run A:
==> flow/design.v (excerpt) <==
(* keep_hierarchy = "yes", use_dsp = "yes" *)
module cordic_final #(
    parameter WIDTH = 32,          
    parameter FRAC = 14,           
    parameter ITER = 16,           
    parameter LOG_ITER = 4,         
    parameter POST_STAGES = 5       
)
(
    input wire                    clk,
    input wire                    rst_n,        
    input wire                    start,        
    input wire signed [WIDTH-1:0] x_in,         
    input wire                    func_select,  
    output reg                    busy,         
    output reg                    done,         
    output reg signed [WIDTH:0] result       
);
    localparam signed [WIDTH-1:0] ONE_Q = (1 << FRAC);         
    localparam signed [WIDTH-1:0] ONE_Q_1 = ONE_Q >> 1;         
    localparam signed [WIDTH-1:0] K_INV_SCALED = 16'sd19784;    
    wire [5:0] shift_lut [0:ITER-1];
    wire signed [WIDTH-1:0] atanh_lut [0:ITER-1];
    reg signed [WIDTH-1:0] x_pipe [0:ITER];
    reg signed [WIDTH-1:0] y_pipe [0:ITER];
    reg signed [WIDTH-1:0] z_pipe [0:ITER];
    reg valid_pipe [0:ITER];
    reg signed [WIDTH-1:0] x_input_pipe [0:POST_STAGES-1];
    reg signed [WIDTH-1:0] y_result_pipe [0:POST_STAGES-1];
    reg func_select_pipe [0:POST_STAGES-1];
    reg valid_post_pipe [0:POST_STAGES-1];
    reg signed [2*WIDTH-1:0] x_squared_pipe [0:POST_STAGES-1];
    reg signed [2*WIDTH-1:0] coeff_term_pipe [0:POST_STAGES-1];
    reg signed [WIDTH-1:0] one_minus_approx_pipe [0:POST_STAGES-1];
    reg signed [2*WIDTH-1:0] final_product_pipe [0:POST_STAGES-1];
    reg signed [WIDTH-1:0] extracted_result_pipe [0:POST_STAGES-1];
    reg [1:0] state, next_state;
    reg [LOG_ITER:0] stage_counter;
    localparam [1:0] IDLE = 2'b00;
    localparam [1:0] PROCESS = 2'b01;
    localparam [1:0] OUTPUT = 2'b10;
    reg signed [WIDTH-1:0] x_input_stored;  
    reg                    func_select_stored;
    integer i;
    assign shift_lut[0]  = 6'd1;   assign shift_lut[1]  = 6'd2;   assign shift_lut[2]  = 6'd3;   assign shift_lut[3]  = 6'd4;
    assign shift_lut[4]  = 6'd4;   assign shift_lut[5]  = 6'd5;   assign shift_lut[6]  = 6'd6;   assign shift_lut[7]  = 6'd7;
    assign shift_lut[8]  = 6'd8;   assign shift_lut[9]  = 6'd9;   assign shift_lut[10] = 6'd10;  assign shift_lut[11] = 6'd11;
  ...
For scale: roughly 1700 flip-flops.
export LEC_CHECK = 0
export ABC_AREA = 1
export CAP_MARGIN = 20
export CORE_MARGIN = 2
export CORE_UTILIZATION = 70
export CTS_CLUSTER_DIAMETER = 233
export CTS_CLUSTER_SIZE = 23
export SETUP_SLACK_MARGIN = 1.02
export SLEW_MARGIN = 20
create_clock -name core_clock -period 3.52 [get_ports {clk}]
run.sh (not shown) runs the stock make flow with config.mk's settings and CLKGATE_MAP_FILE=.
Status: run A FAILED at global routing (5_1_grt) (tool error)
Input changes introduced in run B (baseline for comparison: run A):
Settings: ABC_AREA no longer set, was 1; CTS_CLUSTER_DIAMETER no longer set, was 233; CORE_UTILIZATION now 40, was 70; SETUP_SLACK_MARGIN no longer set, was 1.02; CTS_CLUSTER_SIZE no longer set, was 23; the clock period (ns, I/O delays scaled along) now 10.1, was 3.52.
Row half-perimeter wire length of the detailed placement result: run B lower / run A higher. Comparing run B and run A, the lower simple-gate portion of the synthesized area is on run B. Compared with run A, run B shows a higher die area. On floorplan utilization: between run B and run A, it ends up lower for run B. Run B did not stop at any stage, and its layout met the timing, design-rule and antenna checks. Measured against each other, run B and run A differ in mean post-synth cell area, the lower figure coming from run A.
The inputs of run C differ from those of run B as listed below.
Settings: swapping 20 for 35 in CAP_MARGIN; swapping 40 for 72 in CORE_UTILIZATION; putting SETUP_SLACK_MARGIN at 0.2 where nothing was set; swapping 10.1 for 6.95 in the clock period (ns, I/O delays scaled along).
- Run C: complete, dirty (setup timing)
- Looking at run B and run C, the CTS clock-pin slew for the worst setup and hold paths is a wash.
- The core of run C is more densely filled than that of run B.
- Looking at run B and run C, the post-cts hold-fix buffer tally is a wash.
- The die used by run C is smaller than the one used by run B.
- Run C vs run B: number of well-tap cells placed down by more than a quarter
Changes in run D relative to run C:
Settings: changing CAP_MARGIN from 35 to 20; removing SETUP_SLACK_MARGIN (formerly 0.2); changing CORE_UTILIZATION from 72 to 40; changing the clock period (ns, I/O delays scaled along) from 6.95 to 10.8.
Findings:
The final layout from run D, which completed every stage, passed the timing, design-rule and antenna checks at the end of the flow. STATUS run=run C STAGES=ALL_DONE FINAL_CHECKS=FAILED CAUSE=setup timing. Summary of run D over run C: via count dropped 9633; floorplan core density lost 32 points; count of clock-buffer cells in the layout moved up; number of buffers inserted to repair setup after CTS lost 111. The higher iteration count of the initial detailed-routing pass came out of run C. In run D, wire length on met2 is lower than in run C. Global-route usage: run D vs run C down 17 points. Against run C, run D reports a clock-cell share of area that is higher. Higher growth of design area from synthesis to finish goes to run C over run D. Compared to run C, the routing of run D uses less wire.
